## flow/design.v

```verilog
module ALUcntrl
(
input [3:0] Opcode,
input [3:0] OpcodeExt_ImmHi,
input [15:0] Reg2Data,
input [3:0] Rsrc_ImmLo,
output reg [3:0] ALUctrl,
output reg [15:0] Rsrc_Imm
);
reg [15:0] signExt, zeroExt, shiftExt;
reg [7:0] Imm;
parameter ADDI = 4'b0101;
parameter SUBI = 4'b1001;
parameter CMPI = 4'b1011;
parameter ANDI = 4'b0001;
parameter ORI = 4'b0010;
parameter XORI = 4'b0011;
parameter MOVI = 4'b1101;
parameter LSH= 4'b1000;
parameter LUI = 4'b1111;
parameter ADD = 4'b0101;
parameter SUB = 4'b1001;
parameter CMP = 4'b1011;
parameter AND = 4'b0001;
parameter OR = 4'b0010;
parameter XOR = 4'b0011;
parameter MOV = 4'b1101;
always@(*) begin
	Rsrc_Imm <= 16'b0;
	Imm <= {OpcodeExt_ImmHi[3:0], Rsrc_ImmLo[3:0]};  
	zeroExt <= {8'b00000000, Imm[7:0]};  
	signExt <= {{8{Imm[7]}}, Imm[7:0]};  
	shiftExt <= {{12{Rsrc_ImmLo[3]}}, Imm[3:0]};  
	case(Opcode) 
		ADDI: begin ALUctrl <= 4'b0101; Rsrc_Imm <= signExt; end
		SUBI: begin ALUctrl <= 4'b1001; Rsrc_Imm <= signExt; end
		CMPI: begin ALUctrl <= 4'b1011; Rsrc_Imm <= signExt; end
		ANDI: begin ALUctrl <= 4'b0001; Rsrc_Imm <= zeroExt; end
		ORI: begin ALUctrl <= 4'b0010; Rsrc_Imm <= zeroExt; end
		XORI: begin ALUctrl <= 4'b0011; Rsrc_Imm <= zeroExt; end
		MOVI: begin ALUctrl <= 4'b1101; Rsrc_Imm <= zeroExt; end
		LSH:
			if(OpcodeExt_ImmHi[2])  
			begin
				ALUctrl <= 4'b0100;
			end
		else if (OpcodeExt_ImmHi[0])
			begin
				ALUctrl <= 4'b0111;  
				Rsrc_Imm <= shiftExt;
			end
		else 
			begin
				ALUctrl <= 4'b0000;  
				Rsrc_Imm <= shiftExt;
			end
		LUI:
		begin
			ALUctrl <= 4'b1111; 
			Rsrc_Imm <= {8'b0, Imm[7:0]};
		end
		default: case(OpcodeExt_ImmHi)  
			ADD: begin ALUctrl <= 4'b0101; Rsrc_Imm <= Reg2Data; end
			SUB: begin ALUctrl <= 4'b1001; Rsrc_Imm <= Reg2Data; end
			CMP: begin ALUctrl <= 4'b1011; Rsrc_Imm <= Reg2Data; end
			AND: begin ALUctrl <= 4'b0001; Rsrc_Imm <= Reg2Data; end
			OR: begin ALUctrl <= 4'b0010; Rsrc_Imm <= Reg2Data; end
			XOR: begin ALUctrl <= 4'b0011; Rsrc_Imm <= Reg2Data; end
			MOV: begin ALUctrl <= 4'b1101; Rsrc_Imm <= Reg2Data; end
			default: begin ALUctrl <= 4'b0000; Rsrc_Imm <= Reg2Data; end 
			endcase
		endcase
	end
endmodule
module ALU (
	input clk,
	input Reset,
	input ALUen,
	input [15:0] Rdest,
	input [15:0] Rsrc,
	input [3:0] alucont,
	output reg [15:0] result,
	output reg [15:0] PSR
);
parameter ADD = 4'b0101;
parameter SUB = 4'b1001;
parameter AND = 4'b0001;
parameter OR = 4'b0010;
parameter XOR = 4'b0011;
parameter LSH = 4'b0100;
parameter LSHI = 4'b0000;
parameter RSHI = 4'b0111;
parameter CMP = 4'b1011;
parameter MOV = 4'b1101;
parameter LUI = 4'b1111;
reg [16:0] temp;   
reg [15:0] PSR_next;  
always @(posedge clk) begin
	if (~Reset) PSR <= 16'b0;
	else PSR <= PSR_next & 16'h00E5;
end
always @(*) begin
	result = 16'b0;
	temp = 17'b0;
	PSR_next = PSR;
	if (ALUen) begin
	case (alucont)
		AND: result = Rdest & Rsrc;  
		OR: result = Rdest | Rsrc;   
		XOR: result = Rdest ^ Rsrc;  
		MOV: result = Rsrc; 		 
		ADD: begin
			temp = Rdest + Rsrc;  
			result = temp[15:0];  
			PSR_next[0] = temp[16];  
			PSR_next[5] = (Rdest[15] == Rsrc[15]) && (result[15] != Rdest[15]);  
		end
		SUB: begin
			temp = Rdest + (~Rsrc + 1);  
			result = temp[15:0];  
			PSR_next[0] = temp[16];  
			PSR_next[5] = (Rdest[15] != Rsrc[15]) && (result[15] != Rdest[15]);  
		end
		LSH: begin
			if (Rsrc == 16'b1111111111111111) begin       
				 result = Rdest >> 1;          				 
			end else if (Rsrc == 16'h0001) begin			 
				 result = Rdest << 1;          				 
			end else begin
				 result = Rdest;               				 
			end
      end
		LSHI:begin
			result = Rdest << Rsrc;  
		end
		RSHI:begin
			result = Rdest >> Rsrc;  
		end
		CMP: begin
			temp = Rdest - Rsrc;	 
		   result = 16'b0;
			PSR_next[6] = (temp[15:0] == 16'b0);    
			PSR_next[7] = temp[16];                 
			PSR_next[2] = (temp[15] == 1'b1);       
		end
		LUI:
			result = (Rsrc << 8) | Rdest[7:0];  
		default: result = 16'b0;  
	endcase
	end
end
endmodule
module mux(
input [15:0] data1, data2,
input select,
output [15:0] dataout
);
assign dataout = select ? data1 : data2;
endmodule
module Controller(
input clk,
input Reset,
input [3:0] OpCode,
input [3:0] OpCodeExt_ImmHi,
input [3:0] RSource_ImmLo,     
output reg AluEn,
output reg MemMuxEn,
output reg RegFileEn,
output reg MemWriteEn,
output reg PCEn,
output reg InstrEn,
output reg PCRead,
output reg PCWrite
);
reg [3:0] state;
reg [3:0] NS;
parameter FETCH = 4'b0000;
parameter DECODE = 4'b0001;
parameter MEMEX = 4'b0010;  
parameter ALUEX = 4'b0011;  
parameter REGWB = 4'b0111;
parameter MEMWB = 4'b0100;
parameter JEX = 4'b0101;
parameter JEXWB = 4'b1000;
parameter PCUPDATE = 4'b1111;
parameter MEMTYPE = 4'b0100;
parameter BranchTYPE = 4'b1100;
always @(posedge clk) begin
	if(~Reset)
	begin
	state <= FETCH;
	end
	else state <= NS;
end
always @(*) begin
	NS <= FETCH;
	case(state)
		FETCH:NS<= DECODE;
		DECODE:begin
			case(OpCode)
				MEMTYPE:begin
					if(OpCodeExt_ImmHi == 4'b0000 || OpCodeExt_ImmHi == 4'b0100)begin
					NS <= MEMEX;  
					end
					if(OpCodeExt_ImmHi == 4'b1100 || OpCodeExt_ImmHi == 4'b1000 || OpCodeExt_ImmHi == 4'b1111)begin
					NS <= JEX;  
					end
				end
				BranchTYPE: NS <= JEX;
				default: NS <= ALUEX;
				endcase
		end
		MEMEX:NS <= MEMWB;
		ALUEX:NS <= REGWB;
		REGWB: NS <= JEX;
		MEMWB: NS <= JEX;
		JEX: NS <= JEXWB;
		JEXWB: NS <= PCUPDATE;
		PCUPDATE: NS <= FETCH;
		default:NS <= FETCH;
	endcase
		if(~Reset)
		begin
			NS <= FETCH;
		end
end
always @(*) begin
	AluEn <= 0;
	MemMuxEn <= 0;
	RegFileEn <= 0;
	PCEn <= 0;
	MemWriteEn <= 0;
	InstrEn <= 0;
	PCRead <= 0;
	PCWrite <= 0;
	case(state)
		FETCH:begin
			AluEn <= 0;
			MemMuxEn <= 0;
			RegFileEn <= 0;
			PCEn <= 0;
			MemWriteEn <= 0;
			InstrEn <= 1;
			PCRead <= 1;
			PCWrite <= 0;
		end
		DECODE:begin
		end
		MEMEX: begin
		MemMuxEn <= 1;
		end
		ALUEX:AluEn <= 1;
		MEMWB:begin
			if(OpCode == 4'b0100 && OpCodeExt_ImmHi == 4'b0100) begin
				MemWriteEn <=1;
				RegFileEn <= 0;
			end
			else if(OpCode == 4'b0100 && OpCodeExt_ImmHi == 4'b0000)begin
				MemMuxEn <= 1;
				RegFileEn <= 1;
			end
			else
			RegFileEn <=1;
		end
		REGWB: begin
		if((OpCode == 4'b0000 && OpCodeExt_ImmHi == 4'b1011)||(OpCode == 4'b1011 || (OpCode == 4'b0100 && OpCodeExt_ImmHi == 4'b0100))) RegFileEn <=0;
		else RegFileEn <=1;
		AluEn <= 1;
		end
		JEX: begin
			PCEn <= 1;
		end
		JEXWB: begin
			PCWrite <=1;
			MemWriteEn <= 1;
		end
		PCUPDATE: begin
			PCRead <= 1;
		end
		default: RegFileEn <=0;
		endcase
end
endmodule
module InstrReg(
input clk,
input En,
input [15:0] instruction,
output reg[3:0] opcode,
output reg[3:0] opcodeExt_ImmHi,
output reg[3:0] Rdest,
output reg[3:0] Rsrc_ImmLo
);
always @(posedge clk)
	if(En)begin
		opcode <= instruction[15:12];  
		Rdest <= instruction[11:8];	 
		opcodeExt_ImmHi <= instruction[7:4];	 
		Rsrc_ImmLo <= instruction[3:0];  
	end
endmodule
module PCControl(
input clk, PCen, Reset,
input [15:0] PSR,             
input [15:0] RegData,
input [3:0] dispLo,           
input [3:0] OpcodeExt_dispHi,
input [3:0] CondRlink,        
input [3:0] Opcode,           
output reg [15:0]PC           
);
reg [3:0] RlinkIndex;
reg [15:0] Rlink [7:0];
parameter JUMP = 4'b0100;
parameter BCOND = 4'b1100;
parameter EQ = 4'b0000;  
parameter NE = 4'b0001;  
parameter GE = 4'b1101;  
parameter CS = 4'b0010;  
parameter CC = 4'b0011;  
parameter HI = 4'b0100;  
parameter LS = 4'b0101;  
parameter LO = 4'b1010;  
parameter HS = 4'b1011;  
parameter GT = 4'b0110;  
parameter LE = 4'b0111;  
parameter FS = 4'b1000;  
parameter FC = 4'b1001;  
parameter LT = 4'b1100;  
parameter UC = 4'b1110;  
parameter JAL = 4'b1000;  
parameter JCOND = 4'b1100;  
parameter RET = 4'b1111;  
always @(posedge clk) begin
if(~Reset) begin
	PC <= 16'h0;
	RlinkIndex <= 4'd0;
end
else if(PCen)begin
    case (Opcode)
        JUMP: begin
            case (OpcodeExt_dispHi)
                JAL: begin
						  if (RlinkIndex < 8) begin
								Rlink[RlinkIndex] <= PC + 1'b1;
								RlinkIndex <= RlinkIndex + 1'b1;
							end
                    PC <= RegData;
                end
                JCOND: begin
                    case (CondRlink)
                        EQ: PC <= PSR[6] ? RegData : PC + 1'b1;   
                        NE: PC <= ~PSR[6] ? RegData : PC + 1'b1;  
                        GE: PC <= (PSR[7] | PSR[6]) ? RegData : PC + 1'b1;  
                        CS: PC <= PSR[0] ? RegData : PC + 1'b1;  
                        CC: PC <= ~PSR[0] ? RegData : PC + 1'b1;  
                        HI: PC <= PSR[2] ? RegData : PC + 1'b1;  
                        LS: PC <= ~PSR[2] ? RegData : PC + 1'b1;  
                        LO: PC <= (~PSR[2] & ~PSR[6]) ? RegData : PC + 1'b1;  
                        HS: PC <= (PSR[2] | PSR[6]) ? RegData : PC + 1'b1;  
                        GT: PC <= PSR[7] ? RegData : PC + 1'b1;  
                        LE: PC <= ~PSR[7] ? RegData : PC + 1'b1;  
                        FS: PC <= PSR[5] ? RegData : PC + 1'b1;  
                        FC: PC <= ~PSR[5] ? RegData : PC + 1'b1;  
                        LT: PC <= (~PSR[7] & ~PSR[6]) ? RegData : PC + 1'b1;  
                        UC: PC <= RegData;  
                        default: PC <= PC + 1'b1;  
                    endcase
                end
                RET: begin
					 if(RlinkIndex >0) begin
							RlinkIndex <= RlinkIndex - 1;
                    PC <= Rlink[RlinkIndex - 1];
                end else begin
						 PC <= PC +1;
						 end
					 end
                default: PC <= PC + 1'b1;  
            endcase
        end
        BCOND: begin
            case (CondRlink)
                EQ: PC <= PSR[6] ? PC + {{8{OpcodeExt_dispHi[3]}},OpcodeExt_dispHi[3:0], dispLo[3:0]} : PC + 1'b1;   
                NE: PC <= ~PSR[6] ? PC + {{8{OpcodeExt_dispHi[3]}},OpcodeExt_dispHi[3:0], dispLo[3:0]} : PC + 1'b1;  
                GE: PC <= (PSR[7] | PSR[6]) ? PC + {{8{OpcodeExt_dispHi[3]}},OpcodeExt_dispHi[3:0], dispLo[3:0]} : PC + 1'b1;  
                CS: PC <= PSR[0] ? PC + {{8{OpcodeExt_dispHi[3]}},OpcodeExt_dispHi[3:0], dispLo[3:0]} : PC + 1'b1;  
                CC: PC <= ~PSR[0] ? PC + {{8{OpcodeExt_dispHi[3]}},OpcodeExt_dispHi[3:0], dispLo[3:0]} : PC + 1'b1;  
                HI: PC <= PSR[2] ? PC + {{8{OpcodeExt_dispHi[3]}},OpcodeExt_dispHi[3:0], dispLo[3:0]} : PC + 1'b1;  
                LS: PC <= ~PSR[2] ? PC + {{8{OpcodeExt_dispHi[3]}},OpcodeExt_dispHi[3:0], dispLo[3:0]} : PC + 1'b1;  
                LO: PC <= (~PSR[2] & ~PSR[6]) ? PC + {{8{OpcodeExt_dispHi[3]}},OpcodeExt_dispHi[3:0], dispLo[3:0]} : PC + 1'b1;  
                HS: PC <= (PSR[2] | PSR[6]) ? PC + {{8{OpcodeExt_dispHi[3]}},OpcodeExt_dispHi[3:0], dispLo[3:0]} : PC + 1'b1;  
                GT: PC <= PSR[7] ? PC + {{8{OpcodeExt_dispHi[3]}},OpcodeExt_dispHi[3:0], dispLo[3:0]} : PC + 1'b1;  
                LE: PC <= ~PSR[7] ? PC + {{8{OpcodeExt_dispHi[3]}},OpcodeExt_dispHi[3:0], dispLo[3:0]} : PC + 1'b1;  
                FS: PC <= PSR[5] ? PC + {{8{OpcodeExt_dispHi[3]}},OpcodeExt_dispHi[3:0], dispLo[3:0]} : PC + 1'b1;  
                FC: PC <= ~PSR[5] ? PC + {{8{OpcodeExt_dispHi[3]}},OpcodeExt_dispHi[3:0], dispLo[3:0]} : PC + 1'b1;  
                LT: PC <= (~PSR[7] & ~PSR[6]) ? PC + {{8{OpcodeExt_dispHi[3]}},OpcodeExt_dispHi[3:0], dispLo[3:0]} : PC + 1'b1;  
                UC: PC <= PC + {{8{OpcodeExt_dispHi[3]}},OpcodeExt_dispHi[3:0], dispLo[3:0]};  
                default: PC <= PC + 1'b1;  
            endcase
        end
        default: PC <= PC + 1'b1;  
    endcase
	 end
end
endmodule
module RegFile (
	 input Reset,
    input clk,                     
    input En,                      
    input [3:0] read_addr,         
    input [3:0] readwrite_addr,    
    input [15:0] write_data,       
    output [15:0] read_data1,      
    output [15:0] read_data2       
);
	reg [15:0] registers [15:0];
	integer i;  
always @(posedge clk) begin
        if (!Reset) begin
            for (i = 0; i < 16; i = i + 1) begin
		    registers[i] <= 16'h0000;  
            end
        end 
	else if (En) begin  
            registers[readwrite_addr] <= write_data;  
        end
		  end
 assign read_data2 = registers[read_addr];  
 assign read_data1 = registers[readwrite_addr];  
endmodule
module CPUCore(
input clk,
input Reset,
output wire [15:0] mem_addr,
output wire        mem_we,
output wire [15:0] mem_wdata,
input  wire [15:0] mem_rdata
);
wire[3:0] OpCodeExt_ImmHi;
wire[3:0] OpCode;
wire[3:0] Rdest;
wire[3:0] Rsrc_ImmLo;
wire AluEn;
wire MemMuxEn;
wire RegFileEn;
wire MemWriteEn;
wire PCEn;
wire InstrEn;
wire PCRead;
wire PCWrite;
wire [15:0] PC;
wire[15:0] read_data1;  
wire[15:0] read_data2;
wire [15:0] MemData;
wire [15:0] Rsrc_ImmData;
wire [15:0] ALUResult;
wire [15:0] PSR;
wire [3:0]alucont;
wire [15:0] Mem_a1;
wire [15:0] MemAddr;
wire [15:0] AluMuxOut;
wire [15:0] MemDataFromMux;
assign MemData   = mem_rdata;
assign mem_addr  = MemAddr;
assign mem_we    = MemWriteEn;
assign mem_wdata = MemDataFromMux;
InstrReg InstrReg(
.clk(clk),
.En(InstrEn),
.instruction(MemData),
.opcode(OpCode),
.opcodeExt_ImmHi(OpCodeExt_ImmHi),
.Rdest(Rdest),
.Rsrc_ImmLo(Rsrc_ImmLo)
);
Controller Controller(
	.clk(clk),
	.Reset(Reset),
	.OpCode(OpCode),
	.OpCodeExt_ImmHi(OpCodeExt_ImmHi),
	.RSource_ImmLo(Rsrc_ImmLo),
	.AluEn(AluEn),
	.MemMuxEn(MemMuxEn),
	.RegFileEn(RegFileEn),
	.PCEn(PCEn),
	.PCRead(PCRead),
	.PCWrite(PCWrite),
	.MemWriteEn(MemWriteEn),
	.InstrEn(InstrEn)
);
PCControl PCControl(
	.Reset(Reset),
	.clk(clk),
	.PSR(PSR),
	.PCen(PCEn),
	.RegData(read_data2),
	.dispLo(Rsrc_ImmLo),   
	.OpcodeExt_dispHi(OpCodeExt_ImmHi),
	.CondRlink(Rdest),
	.Opcode(OpCode),  
	.PC(PC)  
);
RegFile RegFile (
	 .Reset(Reset),
    .clk(clk),                 
    .En(RegFileEn),                  
    .read_addr(Rsrc_ImmLo),  
    .readwrite_addr(Rdest),    
    .write_data(AluMuxOut),   
    .read_data1(read_data1),  
    .read_data2(read_data2)   
);
ALUcntrl ALUcntrl
(
	.Opcode(OpCode),
	.OpcodeExt_ImmHi(OpCodeExt_ImmHi),
	.Reg2Data(read_data2),
	.Rsrc_ImmLo(Rsrc_ImmLo),
	.ALUctrl(alucont),
	.Rsrc_Imm(Rsrc_ImmData)
);
ALU ALU (
	.clk(clk),
	.Reset(Reset),
	.ALUen(AluEn),
	.Rdest(read_data1),
	.Rsrc(Rsrc_ImmData),
	.alucont(alucont),
	.result(ALUResult),
	.PSR(PSR)
);
mux muxALu(
.select(MemMuxEn),
.data1(MemData),
.data2(ALUResult),
.dataout(AluMuxOut)
);
mux muxMEM1(
.select(PCWrite),
.data1(16'h8000),
.data2(read_data2),  
.dataout(Mem_a1)
);
mux muxMEM2(
.select(PCRead),
.data1(PC),
.data2(Mem_a1),
.dataout(MemAddr)
);
mux muxMEMdata(
.select(PCWrite),
.data1(PC),
.data2(read_data1),
.dataout(MemDataFromMux)
);
endmodule
```

## flow/run.sh

```bash
#!/bin/bash
# the make line also repeats each setting of config.mk as NAME=value (left out here)
make -C /OpenROAD-flow-scripts/flow DESIGN_CONFIG=/design/flow/config.mk WORK_HOME=/design/flow/orfs CLKGATE_MAP_FILE= finish
```

## flow/config.mk

```make
export PLATFORM = sky130hd
export DESIGN_NAME = CPUCore
export DESIGN_NICKNAME = CPUCore
export VERILOG_FILES = /design/flow/design.v
export SDC_FILE = /design/flow/constraint.sdc
export NUM_CORES = 4
export LEC_CHECK = 0
export CAP_MARGIN = 20
export CORE_ASPECT_RATIO = 0.71
export CORE_MARGIN = 2
export CORE_UTILIZATION = 72
export CTS_CLUSTER_DIAMETER = 381
export CTS_CLUSTER_SIZE = 14
export PLACE_DENSITY = 0.65
export SETUP_SLACK_MARGIN = -0.44
export SLEW_MARGIN = 20
```

## flow/constraint.sdc

```tcl
create_clock -name core_clock -period 4.31 [get_ports {clk}]
set_input_delay 0.8620 -clock core_clock [delete_from_list [all_inputs] [get_ports {clk}]]
set_output_delay 0.8620 -clock core_clock [all_outputs]
set_load 0.01 [all_outputs]
```

==> results of run 1 <==
metal layers:
metal  GRT usage (%)  overflow
met1           87.70        33
met2           91.16        47
met3           76.63        25
met4           72.71        62
met5           49.95         5
metrics by stage:
| stage | cells | area (sq um) | total power, mW |
|---|---|---|---|
| 3_3_place_gp | 3861 | 35330 | 9.157 |
| 3_5_place_dp | 3861 | 35330 | 9.310 |
| 2_1_floorplan | 3039 | 31540 | 7.350 |
| 4_1_cts | 3940 | 36810 | 12.83 |
repair_timing:
action	4_1_cts
endpoints found under the setup margin	240
cloned	2
gates resized	47
buffers inserted	16
pin swaps	15
==> impl_metrics.ini, run 1 <==
; physical design summary
[logic_synthesis]
synth_cells = 3039
ys_sh_adder_pct = 2.362
top_area_share_pct = 38.31
topCombFamilyByArea = AND-OR/OR-AND gates
area_leaders = edfxtp_1 (38%), mux4_2 (12%), nor2_1 (4.5%), nand2_1 (3.1%), a21oi_1 (3.0%)
yosys_area_sq_um = 31350
ys_cells = 3039
ys_sh_aoi_pct = 17.29
synth.area.mux_share_pct = 16.83
synthFlopType = edfxtp_1
seq_area_frac_synth_pct = 40.99
synth_area_sq_um = 31350
most_common_cell = edfxtp_1
floorplan.nets = 3115
ys.warnings.count = 6
synth_flops = 442
synth.largest_area_cell = edfxtp_1
edf_count = 400
xor_share_pct = 1.453
ys_types = 103
simple_gate_area_share_pct = 16.17
avgSynthCellArea_sq_um = 10.32
async_flop_share_pct = 0
common_cells = edfxtp_1 (400), nor2_1 (376), nand2_1 (262)

[place]
dpl.hpwl_um = 101300
portBuffers = 50
finalWeightedCongestion = 1.601
pre_cts_ws_ns = -0.8020

[run_status]
outcome = aborted with a tool error
error_line = [ERROR GRT-0232] Routing congestion too high. Check the congestion heatmap in the GUI.
failed_stage = global routing

[grt]
grt-ovfl-total = 172
grt_usage_pct = 83.07

[cts]
cts.htree.levels = 2
cts_sinks = 442
hold_buffers = 0
cts_buffer_depth = 3
cts-root-buf = clkbuf_16
numCtsBuffers = 37

[floorplan]
fp.dieW_um = 251.7
pin_count = 51
fp_util_pct = 72.91
rows = 64
die.size.y_um = 179.8
core_sq_um = 43000
die_area_sq_um = 45260
==> inputs of run 2 (changes only) <==
ABC_AREA = 1   (was unset)
CORE_ASPECT_RATIO = unset   (was 0.71)
CTS_CLUSTER_DIAMETER = 268   (was 381)
CTS_CLUSTER_SIZE = 10   (was 14)
PLACE_DENSITY = 0.6   (was 0.65)
SETUP_SLACK_MARGIN = 1.84   (was -0.44)
clock period = 6.27 ns   (was 4.31 ns; I/O delays follow)
==> impl_metrics.ini, run 2 <==
; physical design summary
[logic_synthesis]
topCombFamilyByArea = AND-OR/OR-AND gates
top_area_share_pct = 34.05
seq_area_frac_synth_pct = 36.43
ys_sh_adder_pct = 2.100
synth.largest_area_cell = edfxtp_1
xor_share_pct = 0.5959
floorplan.nets = 5025
async_flop_share_pct = 0
ys_sh_aoi_pct = 25.49
ys.warnings.count = 6
edf_count = 400
avgSynthCellArea_sq_um = 7.128
common_cells = nand2_1 (941), o21ai_0 (659), a21oi_1 (579)
yosys_area_sq_um = 35280
synthFlopType = edfxtp_1
ys_types = 66
area_leaders = edfxtp_1 (34%), nand2_1 (10%), o21ai_0 (9.3%), a21oi_1 (8.2%), nand3_1 (7.0%)
most_common_cell = nand2_1
synth_flops = 442
simple_gate_area_share_pct = 24.87
synth.area.mux_share_pct = 0.7555
synth_cells = 4949
synth_area_sq_um = 35280
ys_cells = 4949

[floorplan]
rows = 81
core_sq_um = 48650
die_area_sq_um = 50780
fp.dieW_um = 225.3
fp_util_pct = 72.52
pin_count = 51
die.size.y_um = 225.3

[place]
portBuffers = 50
pre_cts_ws_ns = 1.034
dpl.hpwl_um = 94580
finalWeightedCongestion = 1.078
place_area_sq_um = 35700

[cts]
hold_buffers = 0
cts_sinks = 442
numCtsBuffers = 50
cts-root-buf = clkbuf_16
cts.htree.levels = 2
cts_buffer_depth = 3

[run_status]
failed_stage = global routing
outcome = aborted with a tool error
error_line = [ERROR GRT-0232] Routing congestion too high. Check the congestion heatmap in the GUI.

[grt]
grt_usage_pct = 75.80
grt-ovfl-total = 111
[run 2: layer usage]
metal	track usage [%]	GRT overflow
met4	70.88	46
met2	90.94	56
met5	29.72	2
met3	60.63	4
met1	78.77	3
[run 2: through the flow]
stage / std cells / power [mW]
floorplan: 4949 / 5.084
global placement: 5362 / 5.894
detailed placement: 5362 / 5.921
CTS: 5472 / 8.692
[run 2: what timing repair did]
item,in CTS
setup endpoints to repair,549
pin swaps,5
gates resized,80
buffers inserted,24
gates cloned,5
endpoints found under the hold margin,0
==> inputs of run 3 (changes only) <==
ABC_AREA = unset   (was 1)
CAP_MARGIN = 15   (was 20)
CORE_ASPECT_RATIO = 1.21   (was unset)
CORE_MARGIN = 3   (was 2)
CORE_UTILIZATION = 36   (was 72)
CTS_CLUSTER_DIAMETER = 23   (was 268)
CTS_CLUSTER_SIZE = unset   (was 10)
GPL_TIMING_DRIVEN = 1   (was unset)
PLACE_DENSITY = unset   (was 0.6)
PLACE_DENSITY_LB_ADDON = 0.01   (was unset)
SETUP_SLACK_MARGIN = unset   (was 1.84)
TNS_END_PERCENT = 85   (was unset)
clock period = 10.5 ns   (was 6.27 ns; I/O delays follow)
==> impl_metrics.ini, run 3 <==
; yosys + openroad results
[timing]
fin_skew_ns = 0.08020
tightest_slew_ns = 1.260
slew_headroom_pct = 15.34
finalCritPeriodShare_pct = 70.05
slew_violations = 0
rsz0062_at_grt = false
timing.setup.tns_ns = 0
max_freq_mhz = 136.0
hold_viol = 0
setup_viol = 0
period_needed_ns = 7.355

[worst_setup_path]
cpPeakStageDelay_ns = 0.96
worstSetupPathType = register to register
end_kind = register
reg2reg_setup_slack_ns = 3.14
worst_path_max_delay_cell = a2111oi_4
critPathTopFamily = AND-OR/OR-AND gates
path_buffers = 3
rr_endpoint = RegFile.registers[3][12]
critPathArrivalTime_ns = 7.74
cp.depth = 18
cp_cell_sequence = buf_4 > mux4_2 > mux2i_1 > o22ai_1 > nor2_2 > inv_1 > ha_1 > inv_1 > o21bai_1 > a21o_1 > a21oi_1 > o21bai_1 > a211o_1 > a21oi_1 > xor2_1 > o21ai_0 > a2111oi_4 > nor3_1
cp-start-kind = register
critical_path.max_fanout = 40
worst_ep_required_time_ns = 10.89
endpoint = RegFile.registers[3][12]
rr_worst_depth = 18

[logic_synthesis]
synth_flops = 442
floorplan.nets = 3115
xor_share_pct = 1.453
ys_cells = 3039
topCombFamilyByArea = AND-OR/OR-AND gates
synthFlopType = edfxtp_1
synth.area.mux_share_pct = 16.83
common_cells = edfxtp_1 (400), nor2_1 (376), nand2_1 (262)
ys.warnings.count = 6
area_leaders = edfxtp_1 (38%), mux4_2 (12%), nor2_1 (4.5%), nand2_1 (3.1%), a21oi_1 (3.0%)
synth_area_sq_um = 31350
ys_types = 103
synth.largest_area_cell = edfxtp_1
yosys_area_sq_um = 31350
most_common_cell = edfxtp_1
seq_area_frac_synth_pct = 40.99
async_flop_share_pct = 0
ys_sh_adder_pct = 2.362
top_area_share_pct = 38.31
ys_sh_aoi_pct = 17.29
simple_gate_area_share_pct = 16.17
synth_cells = 3039
edf_count = 400
avgSynthCellArea_sq_um = 10.32

[power]
top_power_group = the clock network
clock_power_mw = 3.91
comb_power_mw = 1.60
seq_power_share_pct = 26.8
clockPowerShare_pct = 51.9
p_int_mw = 5.146
switching_share_pct = 31.76
peakVddDrop_v = 0.0001520
p_sw_mw = 2.395
powerDensity_nw_per_um2 = 199.5
leakage_nw = 13.52
combPwrFrac_pct = 21.2
power_mw = 7.541
pg_seq_mw = 2.02

[cts]
hold_buffers = 0
clk_latency_ns = 0.73
clkSlewWorstSetupHoldPaths_ns = 0.04
cts_resized = 0
cts-root-buf = clkbuf_16
cts.htree.levels = 4
cts_buffer_depth = 3
cts_sinks = 442
cts_tree = yes
cts_setup_buffers = 0
numCtsBuffers = 137

[place]
finalWeightedCongestion = 1.007
dpl.hpwl_um = 114600
dp_cells = 4103
portBuffers = 50

[worst_hold_path]
holdCritStartpoint = Controller.state[3]
holdPathStages = 1
worstHoldEndpoint = Controller.state[2]
min_path_type = register to register

[floorplan]
fp.dieW_um = 274.3
fp_util_pct = 36.49
core_sq_um = 85930
pin_count = 51
die.size.y_um = 330.6
rows = 118
die_area_sq_um = 90690

[route]
ant_nets = 0
routed_wl_um = 162900
drt_first_pass_iters = 6
wl_per_cell_um = 37.40
drt_iter0_markers = 3504
vias = 28924
via_per_inst = 6.639
drc = 0

[grt]
grt-ovfl-total = 0
grt_pass1_wl_um = 226900
grt_pass1_vias = 28728
grt_max_degree = 54
grt_usage_pct = 35.75
antenna_found_initial = 8

[final_layout]
fillers = 8194
post-route-util_pct = 43.98
final_cells = 4357
syn2layout_area_growth_pct = 20.54
nets = 3181

[run_status]
outcome = complete, no violations

[flow_run]
maxCapViolCount = 0
warnings = 48
run 3: cell type report:
type | count | area (sq um) | area share (%)
tap | 1140 | 1426 | 3.774
timing repair buffer | 184 | 1501 | 3.973
multi-input combinational | 2253 | 17140 | 45.36
sequential | 442 | 12870 | 34.05
inverter | 87 | 326.6 | 0.8641
antenna | 5 | 12.51 | 0.03311
clock buffer | 170 | 3603 | 9.535
clock inverter | 76 | 910.9 | 2.410
run 3: metrics by stage:
stage / setup WS [ns] / cell area [sq um] / hold WS [ns]
finish: 3.145 / 37790 / 0.4268
global route: 2.685 / 37780 / 0.4540
CTS: 3.094 / 37730 / 0.4243
detailed placement: 3.118 / 33220 / 0.4538
global placement: 3.212 / 33180 / 0.4444
floorplan: 4.678 / 31350 / 0.4244
run 3: metal layers:
layer	vias up	part of all wire, %	GRT usage, %
met1	14740	37	42.60
met3	469	7.5	7.274
met2	1705	47	57.71
met4	6	8.1	25.59
li1	12004	-	-
met5	-	0.025	0
==> inputs of run 4 (changes only) <==
CAP_MARGIN = 10   (was 15)
CELL_PAD_IN_SITES_DETAIL_PLACEMENT = 0   (was unset)
CORE_ASPECT_RATIO = 0.8   (was 1.21)
CORE_MARGIN = 2   (was 3)
CORE_UTILIZATION = 72   (was 36)
CTS_CLUSTER_DIAMETER = 362   (was 23)
CTS_CLUSTER_SIZE = 32   (was unset)
PLACE_DENSITY_LB_ADDON = 0.0   (was 0.01)
SETUP_SLACK_MARGIN = 1.04   (was unset)
TNS_END_PERCENT = unset   (was 85)
clock period = 3.63 ns   (was 10.5 ns; I/O delays follow)
==> impl_metrics.ini, run 4 <==
; physical design summary
[run_status]
error_line = [ERROR GRT-0116] Global routing finished with congestion. Check the congestion regions in the DRC Viewer.
failed_stage = global routing
outcome = aborted with a tool error

[floorplan]
pin_count = 51
die.size.y_um = 190.7
fp.dieW_um = 237.3
fp_util_pct = 72.83
rows = 68
core_sq_um = 43050
die_area_sq_um = 45240

[logic_synthesis]
xor_share_pct = 1.453
ys.warnings.count = 6
async_flop_share_pct = 0
synth_flops = 442
synthFlopType = edfxtp_1
top_area_share_pct = 38.31
synth_area_sq_um = 31350
ys_types = 103
avgSynthCellArea_sq_um = 10.32
area_leaders = edfxtp_1 (38%), mux4_2 (12%), nor2_1 (4.5%), nand2_1 (3.1%), a21oi_1 (3.0%)
synth_cells = 3039
ys_sh_aoi_pct = 17.29
ys_cells = 3039
simple_gate_area_share_pct = 16.17
ys_sh_adder_pct = 2.362
topCombFamilyByArea = AND-OR/OR-AND gates
common_cells = edfxtp_1 (400), nor2_1 (376), nand2_1 (262)
most_common_cell = edfxtp_1
yosys_area_sq_um = 31350
edf_count = 400
synth.area.mux_share_pct = 16.83
seq_area_frac_synth_pct = 40.99
synth.largest_area_cell = edfxtp_1
floorplan.nets = 3115

[grt]
grt_usage_pct = 101.9
grt-ovfl-total = 2931

[cts]
hold_buffers = 0
cts.htree.levels = 1
cts-root-buf = clkbuf_16
numCtsBuffers = 17
cts_buffer_depth = 3
cts_sinks = 442

[place]
dpl.hpwl_um = 103100
finalWeightedCongestion = 1.549
portBuffers = 50
[run 4: through the flow]
step,setup slack (ns),std cells,area [sq um],hold slack [ns],TNS (ns)
2_1_floorplan,-1.607,3039,32230,0.4244,-274.41
3_3_place_gp,-1.119,3979,36570,0.4390,-234.54
3_5_place_dp,-1.325,3979,36570,0.4503,-274.90
4_1_cts,-1.054,4146,40400,0.4816,-235.31
[run 4: timing repair]
| item | in CTS |
|---|---|
| pin swaps | 87 |
| hold endpoints to repair | 0 |
| gates resized | 505 |
| setup endpoints to repair | 695 |
| gates cloned | 17 |
| setup buffers | 121 |
[run 4: metal layers]
layer / global-route usage (%) / GRT overflow
met5: 87.45 / 68
met4: 103.4 / 531
met3: 93.98 / 523
met2: 112.0 / 1242
met1: 99.23 / 567
==> inputs of run 5 (changes only) <==
CAP_MARGIN = 20   (was 10)
CELL_PAD_IN_SITES_DETAIL_PLACEMENT = unset   (was 0)
CORE_ASPECT_RATIO = unset   (was 0.8)
CORE_UTILIZATION = 40   (was 72)
CTS_CLUSTER_DIAMETER = unset   (was 362)
CTS_CLUSTER_SIZE = unset   (was 32)
GPL_TIMING_DRIVEN = unset   (was 1)
PLACE_DENSITY = 0.6   (was unset)
PLACE_DENSITY_LB_ADDON = unset   (was 0.0)
SETUP_SLACK_MARGIN = unset   (was 1.04)
clock period = 10.2 ns   (was 3.63 ns; I/O delays follow)
==> impl_metrics.ini, run 5 <==
; yosys + openroad results
[worst_setup_path]
cpMostUsedCell = mux4_2
worstSetupPathType = register to primary output
cp.depth = 6
path_buffers = 3
critical_path.max_fanout = 35
worst_ep_required_time_ns = 8.16
rr_worst_depth = 19
reg2reg_setup_slack_ns = 3.09
cpPeakStageDelay_ns = 0.81
end_kind = primary output
cp_cell_sequence = buf_4 > mux4_2 > mux4_2 > clkinv_1 > o21ai_0 > clkdlybuf4s50_1
endpoint = mem_wdata[7]
cp-start-kind = register
critPathTopFamily = buffers and inverters
worst_path_max_delay_cell = dfxtp_4
critPathArrivalTime_ns = 5.11
rr_endpoint = RegFile.registers[9][10]

[logic_synthesis]
async_flop_share_pct = 0
synthFlopType = edfxtp_1
ys_sh_aoi_pct = 17.29
common_cells = edfxtp_1 (400), nor2_1 (376), nand2_1 (262)
synth_area_sq_um = 31350
synth.largest_area_cell = edfxtp_1
ys_sh_adder_pct = 2.362
edf_count = 400
synth.area.mux_share_pct = 16.83
simple_gate_area_share_pct = 16.17
xor_share_pct = 1.453
avgSynthCellArea_sq_um = 10.32
synth_flops = 442
synth_cells = 3039
ys.warnings.count = 6
topCombFamilyByArea = AND-OR/OR-AND gates
ys_types = 103
top_area_share_pct = 38.31
yosys_area_sq_um = 31350
most_common_cell = edfxtp_1
ys_cells = 3039
area_leaders = edfxtp_1 (38%), mux4_2 (12%), nor2_1 (4.5%), nand2_1 (3.1%), a21oi_1 (3.0%)
seq_area_frac_synth_pct = 40.99
floorplan.nets = 3115

[grt]
antenna_found_initial = 1
grt_pass1_vias = 27450
grt_max_degree = 66
grt_pass1_wl_um = 203100
grt_usage_pct = 34.59
grt-ovfl-total = 0

[final_layout]
post-route-util_pct = 44.85
syn2layout_area_growth_pct = 10.81
nets = 3094
fillers = 7284

[floorplan]
pin_count = 51
rows = 102
fp_util_pct = 40.47
fp.dieW_um = 284.0
die_area_sq_um = 80640
core_sq_um = 77470
die.size.y_um = 284.0

[run_status]
outcome = complete, no violations

[route]
via_per_inst = 7.032
drt_first_pass_iters = 7
wl_per_cell_um = 34.89
ant_nets = 0
routed_wl_um = 143100
drc = 0
drt_iter0_markers = 4453
n_antenna_cell = 0
vias = 28831

[power]
switching_share_pct = 35.52
power_mw = 5.545
powerDensity_nw_per_um2 = 159.6
seq_power_share_pct = 37.3
p_sw_mw = 1.970
comb_power_mw = 1.64
clockPowerShare_pct = 33.2
peakVddDrop_v = 0.0001393
pg_seq_mw = 2.07
top_power_group = registers
leakage_nw = 12.13
p_int_mw = 3.575
combPwrFrac_pct = 29.6
clock_power_mw = 1.84

[timing]
setup_viol = 0
finalCritPeriodShare_pct = 70.07
max_freq_mhz = 139.9
period_needed_ns = 7.147
hold_viol = 0
slew_headroom_pct = 24.79
timing.setup.tns_ns = 0
hold_ws_ns = 0.4647
rsz0062_at_grt = false
tightest_slew_ns = 1.124
slew_violations = 0
fin_skew_ns = 0.07044

[worst_hold_path]
holdPathStages = 1
worstHoldEndpoint = Controller.state[2]
holdCritStartpoint = Controller.state[3]
min_path_type = register to register

[place]
finalWeightedCongestion = 0.9874
portBuffers = 50
dpl.hpwl_um = 99980

[flow_run]
warnings = 48
maxCapViolCount = 0

[cts]
hold_buffers = 0
cts_buffer_depth = 3
clk_latency_ns = 0.66
numCtsBuffers = 50
cts.htree.levels = 2
cts_setup_buffers = 0
cts_resized = 0
cts-root-buf = clkbuf_16
cts_tree = yes
cts_sinks = 442
clkSlewWorstSetupHoldPaths_ns = 0.06
-- run 5: final cells by class --
| class | instances | area (sq um) | share of cell area (%) |
|---|---|---|---|
| inverter | 87 | 326.6 | 0.9399 |
| tap | 1040 | 1301 | 3.745 |
| clock buffer | 55 | 1270 | 3.655 |
| timing repair buffer | 184 | 1509 | 4.343 |
| sequential | 442 | 12870 | 37.03 |
| clock inverter | 39 | 394.1 | 1.134 |
| multi-input combinational | 2253 | 17080 | 49.15 |
-- run 5: layer usage --
layer	part of all wire, %	GRT usage (%)	vias to the layer above
li1	-	-	11780
met1	39	48.21	14388
met5	0	0	-
met4	5.2	14.99	0
met2	43	51.49	2232
met3	12	8.039	431
-- run 5: per-stage QoR --
step / area [sq um] / cells / setup WS [ns]
final: 34740 / 4100 / 3.053
after global routing: 34740 / 4100 / 2.808
after CTS: 34730 / 4099 / 3.080
after detailed placement: 33060 / 4005 / 3.141
after global placement: 33030 / 4003 / 3.179
after floorplan: 31350 / 3039 / 4.378
==> inputs of run 6 (changes only) <==
ABC_AREA = 0   (was unset)
CAP_MARGIN = 15   (was 20)
CELL_PAD_IN_SITES_GLOBAL_PLACEMENT = 1   (was unset)
GPL_ROUTABILITY_DRIVEN = 0   (was unset)
GPL_TIMING_DRIVEN = 0   (was unset)
HOLD_SLACK_MARGIN = 0.28   (was unset)
SETUP_SLACK_MARGIN = 2.31   (was unset)
clock period = 8.0 ns   (was 10.2 ns; I/O delays follow)
==> impl_metrics.ini, run 6 <==
; yosys + openroad results
[logic_synthesis]
synth_flops = 442
synth.area.mux_share_pct = 16.83
async_flop_share_pct = 0
synth.largest_area_cell = edfxtp_1
avgSynthCellArea_sq_um = 10.32
top_area_share_pct = 38.31
floorplan.nets = 3115
synthFlopType = edfxtp_1
most_common_cell = edfxtp_1
xor_share_pct = 1.453
ys_cells = 3039
simple_gate_area_share_pct = 16.17
ys.warnings.count = 6
common_cells = edfxtp_1 (400), nor2_1 (376), nand2_1 (262)
ys_sh_aoi_pct = 17.29
ys_sh_adder_pct = 2.362
yosys_area_sq_um = 31350
edf_count = 400
ys_types = 103
synth_cells = 3039
seq_area_frac_synth_pct = 40.99
synth_area_sq_um = 31350
topCombFamilyByArea = AND-OR/OR-AND gates
area_leaders = edfxtp_1 (38%), mux4_2 (12%), nor2_1 (4.5%), nand2_1 (3.1%), a21oi_1 (3.0%)

[cts]
numCtsBuffers = 50
cts_tree = yes
clk_latency_ns = 0.63
cts.htree.levels = 2
cts_sinks = 442
cts-root-buf = clkbuf_16
cts_buffer_depth = 3
hold_buffers = 0
clkSlewWorstSetupHoldPaths_ns = 0.07

[grt]
antenna_found_initial = 4
grt_pass1_wl_um = 217500
met3_usage_pct = 11.60
grt_pass1_vias = 28735
grt-ovfl-total = 0
grt_usage_pct = 37.52
use_met1_pct = 51.10
met2_usage_pct = 55.04
grt_max_degree = 21
grt-busiest-layer = met2

[power]
p_sw_mw = 2.735
p_int_mw = 4.883
clock_power_mw = 2.42
powerDensity_nw_per_um2 = 204.4
seq_power_share_pct = 34.3
combPwrFrac_pct = 33.9
switching_share_pct = 35.91
leakage_nw = 13.05
comb_power_mw = 2.58
pg_seq_mw = 2.61
top_power_group = registers
peakVddDrop_v = 0.0001747
clockPowerShare_pct = 31.8

[place]
dpl.hpwl_um = 113000
portBuffers = 49
place_area_sq_um = 33500

[worst_hold_path]
min_path_type = register to register
holdCritStartpoint = Controller.state[6]
holdPathStages = 1
worstHoldEndpoint = Controller.state[7]

[timing]
period_needed_ns = 5.865
hold_viol = 0
max_freq_mhz = 170.5
slew_headroom_pct = 7.308
slew_violations = 0
finalCritPeriodShare_pct = 73.31
setup_viol = 0
rsz0062_at_grt = true
tightest_slew_ns = 1.372
fin_skew_ns = 0.03749
timing.setup.tns_ns = 0

[route]
vias = 30334
ant_nets = 0
via_per_inst = 6.991
wl_per_cell_um = 36.02
drt_iter0_markers = 5726
routed_wl_um = 156300
drt_first_pass_iters = 13
drc = 0

[worst_setup_path]
cp.depth = 25
end_kind = register
rr_endpoint = RegFile.registers[11][12]
critical_path.max_fanout = 7
critPathArrivalTime_ns = 6.22
cpMostUsedCell = buf_12
critPathTopFamily = AND-OR/OR-AND gates
reg2reg_setup_slack_ns = 2.14
worstSetupPathType = register to register
rr_worst_depth = 25
worst_ep_required_time_ns = 8.35
endpoint = RegFile.registers[11][12]
cp-start-kind = register
worst_path_max_delay_cell = mux4_2
path_buffers = 9
cpPeakStageDelay_ns = 0.57

[floorplan]
die.size.y_um = 284.0
die_area_sq_um = 80640
core_sq_um = 77470
rows = 102
pin_count = 51
fp_util_pct = 40.47
fp.dieW_um = 284.0

[flow_run]
warnings = 49
maxCapViolCount = 0

[final_layout]
nets = 3332
syn2layout_area_growth_pct = 18.84
design_area_sq_um = 37260

[run_status]
outcome = complete, no violations
run 6: metrics by stage:
stage                     util (%)  std cells  setup WS [ns]  hold slack [ns]  power [mW]
final                        48.10       4339          2.135           0.4634       7.618
after global placement       42.79       4128       -0.01266           0.4378       4.736
after global routing         48.10       4338          2.073           0.4886       7.783
after detailed placement     43.24       4148       -0.07873           0.4447       4.745
after floorplan                  -       3039          2.312           0.4244       3.929
after CTS                    47.10       4308          2.315           0.4649       7.384
run 6: area by class of cell:
cell class / count / area (sq um)
Antenna cell: 1 / 2.502
Buffer: 257 / 1574
Clock buffer: 59 / 1315
Clock inverter: 35 / 390.4
Fill cell: 7232 / 40210
Inverter: 87 / 349.1
Multi-Input combinational cell: 2253 / 17910
Sequential cell: 442 / 12860
Tap cell: 1040 / 1301
Timing Repair Buffer: 165 / 1559
run 6: repair_timing:
| action | in CTS | in global routing |
|---|---|---|
| pin swaps | 26 | 53 |
| setup buffers | 62 | 29 |
| setup endpoints to repair | 381 | 229 |
| gates cloned | 4 | 1 |
| resized | 180 | 121 |
run 6: per-layer routing:
| layer | wire length (um) | vias up |
|---|---|---|
| met1 | 61290 | 15088 |
| met3 | 20440 | 560 |
| met4 | 8581 | 6 |
| li1 | - | 12269 |
| met5 | 54 | - |
| met2 | 65940 | 2411 |
==> inputs of run 7 (changes only) <==
ABC_AREA = unset   (was 0)
CAP_MARGIN = 10   (was 15)
CELL_PAD_IN_SITES_DETAIL_PLACEMENT = 0   (was unset)
CELL_PAD_IN_SITES_GLOBAL_PLACEMENT = unset   (was 1)
CORE_UTILIZATION = 72   (was 40)
CTS_CLUSTER_DIAMETER = 93   (was unset)
CTS_CLUSTER_SIZE = 32   (was unset)
GPL_ROUTABILITY_DRIVEN = unset   (was 0)
GPL_TIMING_DRIVEN = 1   (was 0)
HOLD_SLACK_MARGIN = unset   (was 0.28)
PLACE_DENSITY = unset   (was 0.6)
PLACE_DENSITY_LB_ADDON = 0.0   (was unset)
SETUP_SLACK_MARGIN = 0.4   (was 2.31)
clock period = 3.63 ns   (was 8.0 ns; I/O delays follow)
==> impl_metrics.ini, run 7 <==
; physical design summary
[run_status]
failed_stage = global routing
outcome = aborted with a tool error
error_line = [ERROR GRT-0116] Global routing finished with congestion. Check the congestion regions in the DRC Viewer.

[logic_synthesis]
avgSynthCellArea_sq_um = 10.32
ys_types = 103
synth.largest_area_cell = edfxtp_1
yosys_area_sq_um = 31350
ys_cells = 3039
area_leaders = edfxtp_1 (38%), mux4_2 (12%), nor2_1 (4.5%), nand2_1 (3.1%), a21oi_1 (3.0%)
most_common_cell = edfxtp_1
edf_count = 400
synth.area.mux_share_pct = 16.83
top_area_share_pct = 38.31
synth_cells = 3039
synth_flops = 442
ys.warnings.count = 6
floorplan.nets = 3115
synth_area_sq_um = 31350
ys_sh_aoi_pct = 17.29
ys_sh_adder_pct = 2.362
async_flop_share_pct = 0
topCombFamilyByArea = AND-OR/OR-AND gates
simple_gate_area_share_pct = 16.17
synthFlopType = edfxtp_1
xor_share_pct = 1.453
seq_area_frac_synth_pct = 40.99
common_cells = edfxtp_1 (400), nor2_1 (376), nand2_1 (262)

[place]
portBuffers = 50
dpl.hpwl_um = 99950
place_area_sq_um = 36940
finalWeightedCongestion = 1.518

[floorplan]
core_sq_um = 43080
pin_count = 51
die_area_sq_um = 45230
rows = 76
fp.dieW_um = 212.7
die.size.y_um = 212.7
fp_util_pct = 72.79

[cts]
numCtsBuffers = 22
cts_sinks = 442
cts-root-buf = clkbuf_16
cts.htree.levels = 1
cts_buffer_depth = 3
hold_buffers = 0

[grt]
grt-ovfl-total = 956
grt_usage_pct = 93.07
-- run 7: layer usage --
metal  overflow  track usage, %
met3        154           86.76
met1        113           91.80
met5         37           81.76
met4        246           92.98
met2        406           100.5
-- run 7: stage by stage --
stage	setup WS [ns]	TNS, ns	instances
floorplan	-1.607	-274.43	3039
global placement	-1.320	-265.93	4055
detailed placement	-1.420	-303.84	4055
CTS	-1.137	-256.10	4165
-- run 7: timing repair --
| item | in CTS |
|---|---|
| gates resized | 321 |
| setup endpoints to repair | 308 |
| buffers inserted | 57 |
| cloned | 13 |
| endpoints found under the hold margin | 0 |
| pin swaps | 55 |
==> inputs of run 8 (changes only) <==
CAP_MARGIN = 20   (was 10)
CELL_PAD_IN_SITES_DETAIL_PLACEMENT = unset   (was 0)
CORE_UTILIZATION = 69   (was 72)
CTS_CLUSTER_DIAMETER = 381   (was 93)
CTS_CLUSTER_SIZE = 14   (was 32)
GPL_TIMING_DRIVEN = unset   (was 1)
PLACE_DENSITY_LB_ADDON = unset   (was 0.0)
SETUP_SLACK_MARGIN = -0.44   (was 0.4)
clock period = 4.31 ns   (was 3.63 ns; I/O delays follow)
==> impl_metrics.ini, run 8 <==
; physical design summary
[logic_synthesis]
synth.area.mux_share_pct = 16.83
synthFlopType = edfxtp_1
ys.warnings.count = 6
edf_count = 400
xor_share_pct = 1.453
synth_cells = 3039
floorplan.nets = 3115
topCombFamilyByArea = AND-OR/OR-AND gates
synth_area_sq_um = 31350
synth.largest_area_cell = edfxtp_1
simple_gate_area_share_pct = 16.17
ys_sh_aoi_pct = 17.29
top_area_share_pct = 38.31
ys_types = 103
synth_flops = 442
ys_sh_adder_pct = 2.362
avgSynthCellArea_sq_um = 10.32
area_leaders = edfxtp_1 (38%), mux4_2 (12%), nor2_1 (4.5%), nand2_1 (3.1%), a21oi_1 (3.0%)
yosys_area_sq_um = 31350
ys_cells = 3039
most_common_cell = edfxtp_1
seq_area_frac_synth_pct = 40.99
common_cells = edfxtp_1 (400), nor2_1 (376), nand2_1 (262)
async_flop_share_pct = 0

[run_status]
failed_stage = global routing
error_line = [ERROR GRT-0116] Global routing finished with congestion. Check the congestion regions in the DRC Viewer.
outcome = aborted with a tool error

[cts]
numCtsBuffers = 37
cts.htree.levels = 2
hold_buffers = 0
cts_sinks = 442
cts_buffer_depth = 3
cts-root-buf = clkbuf_16

[floorplan]
rows = 78
die.size.y_um = 217.2
die_area_sq_um = 47160
fp_util_pct = 69.54
pin_count = 51
core_sq_um = 45090
fp.dieW_um = 217.2

[place]
place_area_sq_um = 35630
dpl.hpwl_um = 108300
finalWeightedCongestion = 1.355
portBuffers = 50
dp_cells = 3938

[grt]
grt_usage_pct = 79.00
grt-ovfl-total = 59
## run 8: metal layers
metal / overflow / GRT usage, %
met4: 28 / 70.02
met1: 2 / 81.64
met5: 1 / 38.13
met3: 5 / 68.43
met2: 23 / 92.49
## run 8: through the flow
| stage | TNS, ns | hold slack (ns) | util [%] | setup WS, ns |
|---|---|---|---|---|
| floorplan | -117.69 | 0.4244 | - | -0.9275 |
| detailed placement | -96.53 | 0.4486 | 79.02 | -0.7998 |
| CTS | -77.62 | 0.4678 | 82.69 | -0.6367 |
| global placement | -65.01 | 0.4450 | 79.02 | -0.5415 |
## run 8: what timing repair did
action / 4_1_cts
hold endpoints to repair: 0
cloned: 4
pin swaps: 13
buffers inserted: 25
gates resized: 65
endpoints found under the setup margin: 163
==> inputs of run 9 (changes only) <==
CAP_MARGIN = 10   (was 20)
CELL_PAD_IN_SITES_DETAIL_PLACEMENT = 2   (was unset)
CORE_MARGIN = 7   (was 2)
CORE_UTILIZATION = 21   (was 69)
CTS_CLUSTER_DIAMETER = unset   (was 381)
CTS_CLUSTER_SIZE = unset   (was 14)
GPL_TIMING_DRIVEN = 1   (was unset)
PLACE_DENSITY = 0.43   (was unset)
SETUP_SLACK_MARGIN = -0.34   (was -0.44)
clock period = 5.51 ns   (was 4.31 ns; I/O delays follow)
==> impl_metrics.ini, run 9 <==
; yosys + openroad results
[grt]
grt_max_degree = 52
antenna_found_initial = 8
grt-ovfl-total = 0
grt_pass1_vias = 30247
grt_pass1_wl_um = 232600
grt_usage_pct = 19.40

[logic_synthesis]
simple_gate_area_share_pct = 16.17
seq_area_frac_synth_pct = 40.99
ys_types = 103
ys_cells = 3039
synth.largest_area_cell = edfxtp_1
ys_sh_aoi_pct = 17.29
avgSynthCellArea_sq_um = 10.32
synth_area_sq_um = 31350
edf_count = 400
yosys_area_sq_um = 31350
top_area_share_pct = 38.31
topCombFamilyByArea = AND-OR/OR-AND gates
synthFlopType = edfxtp_1
ys_sh_adder_pct = 2.362
area_leaders = edfxtp_1 (38%), mux4_2 (12%), nor2_1 (4.5%), nand2_1 (3.1%), a21oi_1 (3.0%)
synth_flops = 442
xor_share_pct = 1.453
ys.warnings.count = 6
synth.area.mux_share_pct = 16.83
synth_cells = 3039
common_cells = edfxtp_1 (400), nor2_1 (376), nand2_1 (262)
async_flop_share_pct = 0
most_common_cell = edfxtp_1
floorplan.nets = 3115

[timing]
hold_viol = 0
setup_viol = 37
slew_violations = 0
period_needed_ns = 5.559
fin_skew_ns = 0.06006
slew_headroom_pct = 24.44
setup_slack_ns = -0.04945
max_freq_mhz = 179.9
finalCritPeriodShare_pct = 100.9
timing.setup.tns_ns = -0.8494
tightest_slew_ns = 1.129

[cts]
clk_latency_ns = 0.66
numCtsBuffers = 49
cts_setup_buffers = 0
hold_buffers = 0
cts_sinks = 442
cts-root-buf = clkbuf_16
clkSlewWorstSetupHoldPaths_ns = 0.07
cts.htree.levels = 2
cts_resized = 0
cts_tree = yes
cts_buffer_depth = 3

[floorplan]
die.size.y_um = 400.4
rows = 141
pin_count = 51
fp_util_pct = 21.18
core_sq_um = 148000
fp.dieW_um = 400.4
die_area_sq_um = 160300

[power]
powerDensity_nw_per_um2 = 289.0
pg_seq_mw = 3.82
peakVddDrop_v = 0.0002409
switching_share_pct = 35.93
clockPowerShare_pct = 32.9
comb_power_mw = 3.36
p_int_mw = 6.859
seq_power_share_pct = 35.7
clock_power_mw = 3.52
combPwrFrac_pct = 31.4
leakage_nw = 12.90
p_sw_mw = 3.847
top_power_group = registers

[worst_setup_path]
endpoint = RegFile.registers[10][8]
end_kind = register
cpPeakStageDelay_ns = 0.54
cp-start-kind = register
path_buffers = 5
cp.depth = 19
critPathTopFamily = AND-OR/OR-AND gates
critical_path.max_fanout = 16
worst_ep_required_time_ns = 5.91
worst_path_max_delay_cell = mux4_2
reg2reg_setup_slack_ns = -0.05
rr_endpoint = RegFile.registers[10][8]
cp_cell_sequence = buf_4 > mux4_2 > mux2i_1 > buf_4 > o22ai_1 > nor2_2 > inv_1 > ha_1 > inv_1 > o21bai_1 > a21o_1 > a21oi_1 > o21bai_1 > a21oi_1 > xnor2_1 > a221o_1 > o41ai_4 > buf_12 > nor2_1
worstSetupPathType = register to register
rr_worst_depth = 19
critPathArrivalTime_ns = 5.96

[route]
ant_nets = 0
vias = 29119
wl_per_cell_um = 32.02
via_per_inst = 5.674
drt_first_pass_iters = 6
drt_iter0_markers = 3139
routed_wl_um = 164300
drc = 0

[worst_hold_path]
holdCritStartpoint = Controller.state[6]
worstHoldEndpoint = Controller.state[7]
holdPathStages = 1
min_path_type = register to register

[flow_run]
maxCapViolCount = 0
warnings = 48

[place]
portBuffers = 50
finalWeightedCongestion = 0.9994
place_area_sq_um = 35380
dpl.hpwl_um = 121000
dp_cells = 5040

[final_layout]
nets = 3237
fillers = 16467
syn2layout_area_growth_pct = 18.16
design_area_sq_um = 37050
final_cells = 5132

[run_status]
outcome = finished with violations
failed_checks = setup timing
## run 9: layout make-up
type | instances | area, sq um | share of cell area [%]
clock inverters | 37 | 417.9 | 1.128
diodes | 1 | 2.502 | 0.006755
clock buffers | 54 | 1245 | 3.360
inverters | 87 | 326.6 | 0.8815
flip-flops and latches | 442 | 12870 | 34.74
multi-input cells | 2253 | 17080 | 46.09
well taps | 1930 | 2415 | 6.518
repair buffers | 328 | 2695 | 7.275
## run 9: per-layer routing
layer	wire length, um	part of all wire [%]	track usage, %	vias to the layer above
met5	34	0.021	0	-
met4	8332	5.1	8.158	6
met3	12440	7.6	3.685	384
met2	75240	46	31.40	1436
met1	68270	42	25.43	15228
li1	-	-	-	12065
## run 9: stage by stage
stage | hold slack [ns] | worst slack, ns | util [%] | total power [mW]
5_1_grt | 0.5039 | -0.3237 | 25.03 | 11.01
4_1_cts | 0.4691 | 0.004690 | 25.03 | 10.71
3_3_place_gp | 0.4415 | 0.05372 | 23.90 | 7.112
6_report | 0.4676 | -0.04945 | 25.03 | 10.71
3_5_place_dp | 0.4543 | -0.02912 | 23.90 | 7.161
2_1_floorplan | 0.4244 | -0.3123 | - | 5.705
==> inputs of run 10 (changes only) <==
CAP_MARGIN = 0   (was 10)
CELL_PAD_IN_SITES_DETAIL_PLACEMENT = unset   (was 2)
CORE_MARGIN = 2   (was 7)
CORE_UTILIZATION = 69   (was 21)
CTS_CLUSTER_DIAMETER = 381   (was unset)
CTS_CLUSTER_SIZE = 14   (was unset)
GPL_TIMING_DRIVEN = unset   (was 1)
PLACE_DENSITY = unset   (was 0.43)
SETUP_SLACK_MARGIN = 1.16   (was -0.34)
clock period = 4.09 ns   (was 5.51 ns; I/O delays follow)
==> impl_metrics.ini, run 10 <==
; physical design summary
[run_status]
outcome = aborted with a tool error
failed_stage = global routing

[logic_synthesis]
synth.area.mux_share_pct = 16.83
topCombFamilyByArea = AND-OR/OR-AND gates
xor_share_pct = 1.453
synth_flops = 442
synth_area_sq_um = 31350
floorplan.nets = 3115
seq_area_frac_synth_pct = 40.99
avgSynthCellArea_sq_um = 10.32
area_leaders = edfxtp_1 (38%), mux4_2 (12%), nor2_1 (4.5%), nand2_1 (3.1%), a21oi_1 (3.0%)
synth_cells = 3039
edf_count = 400
ys_types = 103
synth.largest_area_cell = edfxtp_1
synthFlopType = edfxtp_1
top_area_share_pct = 38.31
ys_sh_aoi_pct = 17.29
async_flop_share_pct = 0
simple_gate_area_share_pct = 16.17
ys_cells = 3039
yosys_area_sq_um = 31350
ys.warnings.count = 6
common_cells = edfxtp_1 (400), nor2_1 (376), nand2_1 (262)
ys_sh_adder_pct = 2.362
most_common_cell = edfxtp_1

[floorplan]
die_area_sq_um = 47160
fp_util_pct = 69.54
core_sq_um = 45090
fp.dieW_um = 217.2
rows = 78
pin_count = 51
die.size.y_um = 217.2

[cts]
cts.htree.levels = 2
cts_sinks = 442
hold_buffers = 0
numCtsBuffers = 37
cts_buffer_depth = 3
cts-root-buf = clkbuf_16

[place]
portBuffers = 50
finalWeightedCongestion = 1.478
dp_cells = 3953
dpl.hpwl_um = 95310
==> run 10: repair_timing <==
item                                    4_1_cts
pin swaps                                    31
endpoints found under the setup margin      597
setup buffers                                20
gates resized                                76
cloned                                        6
==> run 10: metrics by stage <==
step	worst slack (ns)	utilization [%]	instance area (sq um)	hold slack, ns
2_1_floorplan	-1.147	-	31750	0.4244
3_3_place_gp	-0.7352	79.93	36040	0.4384
3_5_place_dp	-0.7504	79.93	36040	0.4459
4_1_cts	-0.5965	83.98	37870	0.4836
==> inputs of run 11 (changes only) <==
ABC_AREA = 0   (was unset)
CAP_MARGIN = 20   (was 0)
CORE_UTILIZATION = 40   (was 69)
CTS_CLUSTER_DIAMETER = 309   (was 381)
CTS_CLUSTER_SIZE = unset   (was 14)
MAX_ROUTING_LAYER = met4   (was unset)
PLACE_DENSITY = 0.87   (was unset)
SETUP_SLACK_MARGIN = 0.38   (was 1.16)
SLEW_MARGIN = 5   (was 20)
TNS_END_PERCENT = 35   (was unset)
clock period = 8.34 ns   (was 4.09 ns; I/O delays follow)
==> impl_metrics.ini, run 11 <==
; yosys + openroad results
[run_status]
outcome = complete, no violations

[worst_hold_path]
worstHoldEndpoint = Controller.state[7]
holdCritStartpoint = Controller.state[6]
holdPathStages = 1
min_path_type = register to register

[timing]
slew_headroom_pct = 15.23
finalCritPeriodShare_pct = 81.79
fin_skew_ns = 0.07403
max_freq_mhz = 146.6
period_needed_ns = 6.822
hold_viol = 0
setup_viol = 0
rsz0062_at_grt = false
timing.setup.tns_ns = 0
tightest_slew_ns = 1.268
setup_slack_ns = 1.518
slew_violations = 0

[power]
top_power_group = registers
pg_seq_mw = 2.55
combPwrFrac_pct = 29.5
comb_power_mw = 2.01
switching_share_pct = 35.60
clockPowerShare_pct = 33.0
seq_power_share_pct = 37.4
power_mw = 6.806
clock_power_mw = 2.25
peakVddDrop_v = 0.0001742
powerDensity_nw_per_um2 = 194.9
p_int_mw = 4.383
p_sw_mw = 2.423
leakage_nw = 12.20

[grt]
grt_usage_pct = 34.41
grt_pass1_wl_um = 198500
grt-ovfl-total = 0
grt_pass1_vias = 28256
antenna_found_initial = 6
grt_max_degree = 55

[cts]
hold_buffers = 0
cts_setup_buffers = 0
cts.htree.levels = 2
cts_buffer_depth = 3
cts_resized = 0
numCtsBuffers = 46
clk_latency_ns = 0.65
cts_sinks = 442
cts_tree = yes
clkSlewWorstSetupHoldPaths_ns = 0.07
cts-root-buf = clkbuf_16

[floorplan]
pin_count = 51
fp.dieW_um = 284.0
die.size.y_um = 284.0
die_area_sq_um = 80640
core_sq_um = 77470
fp_util_pct = 40.47
rows = 102

[worst_setup_path]
path_buffers = 3
endpoint = RegFile.registers[13][12]
cpPeakStageDelay_ns = 1.11
cp_cell_sequence = mux4_2 > mux2i_1 > or2_2 > and3_1 > buf_4 > inv_1 > buf_4 > fa_1 > a21oi_1 > o21bai_1 > a21o_1 > a21oi_1 > o21bai_1 > a211o_1 > a21oi_1 > xor2_1 > o21ai_0 > a2111oi_4 > nor3_1
cp-start-kind = register
worst_ep_required_time_ns = 8.68
reg2reg_setup_slack_ns = 1.52
worstSetupPathType = register to register
critPathArrivalTime_ns = 7.16
cpMostUsedCell = a21oi_1
critical_path.max_fanout = 38
worst_path_max_delay_cell = dfxtp_1
cp.depth = 19
rr_worst_depth = 19
end_kind = register
rr_endpoint = RegFile.registers[13][12]
critPathTopFamily = AND-OR/OR-AND gates

[route]
wl_per_cell_um = 34.46
ant_nets = 0
via_per_inst = 7.292
drt_first_pass_iters = 10
vias = 29943
routed_wl_um = 141500
drc = 0
drt_iter0_markers = 5864

[final_layout]
post-route-util_pct = 45.09
nets = 3094
syn2layout_area_growth_pct = 11.41
seq_area_sq_um = 12870
comb_area_sq_um = 17030
final_cells = 4106
fillers = 7097

[logic_synthesis]
top_area_share_pct = 38.31
ys_sh_aoi_pct = 17.29
area_leaders = edfxtp_1 (38%), mux4_2 (12%), nor2_1 (4.5%), nand2_1 (3.1%), a21oi_1 (3.0%)
most_common_cell = edfxtp_1
yosys_area_sq_um = 31350
common_cells = edfxtp_1 (400), nor2_1 (376), nand2_1 (262)
synthFlopType = edfxtp_1
simple_gate_area_share_pct = 16.17
ys_cells = 3039
avgSynthCellArea_sq_um = 10.32
ys_sh_adder_pct = 2.362
seq_area_frac_synth_pct = 40.99
synth_flops = 442
ys.warnings.count = 6
synth.largest_area_cell = edfxtp_1
synth_cells = 3039
synth_area_sq_um = 31350
edf_count = 400
xor_share_pct = 1.453
topCombFamilyByArea = AND-OR/OR-AND gates
async_flop_share_pct = 0
floorplan.nets = 3115
ys_types = 103
synth.area.mux_share_pct = 16.83

[place]
pre_cts_ws_ns = 1.757
finalWeightedCongestion = 1.060
portBuffers = 50
dpl.hpwl_um = 94860
dp_cells = 3992

[flow_run]
maxCapViolCount = 0
warnings = 48
-- run 11: layout make-up --
cell class	instances	share of cell area (%)
Antenna cell	11	0.07880
Multi-Input combinational cell	2253	48.76
Tap cell	1040	3.725
Inverter	87	0.9349
Sequential cell	442	36.83
Timing Repair Buffer	188	5.044
Clock inverter	36	1.297
Clock buffer	49	3.328
-- run 11: layer usage --
metal,up-vias,part of all wire (%),track usage (%)
met5,-,0,-
met4,0,8.4,21.96
met3,851,15,11.08
met2,3087,43,50.05
met1,14211,33,41.14
li1,11794,-,-
-- run 11: through the flow --
stage | hold WS, ns | instance area [sq um]
2_1_floorplan | 0.4244 | 31350
3_3_place_gp | 0.4375 | 32910
3_5_place_dp | 0.4511 | 32920
4_1_cts | 0.4617 | 34540
5_1_grt | 0.5017 | 34920
6_report | 0.4724 | 34930
No activity file was given, so power comes from the tool's default toggle rates.
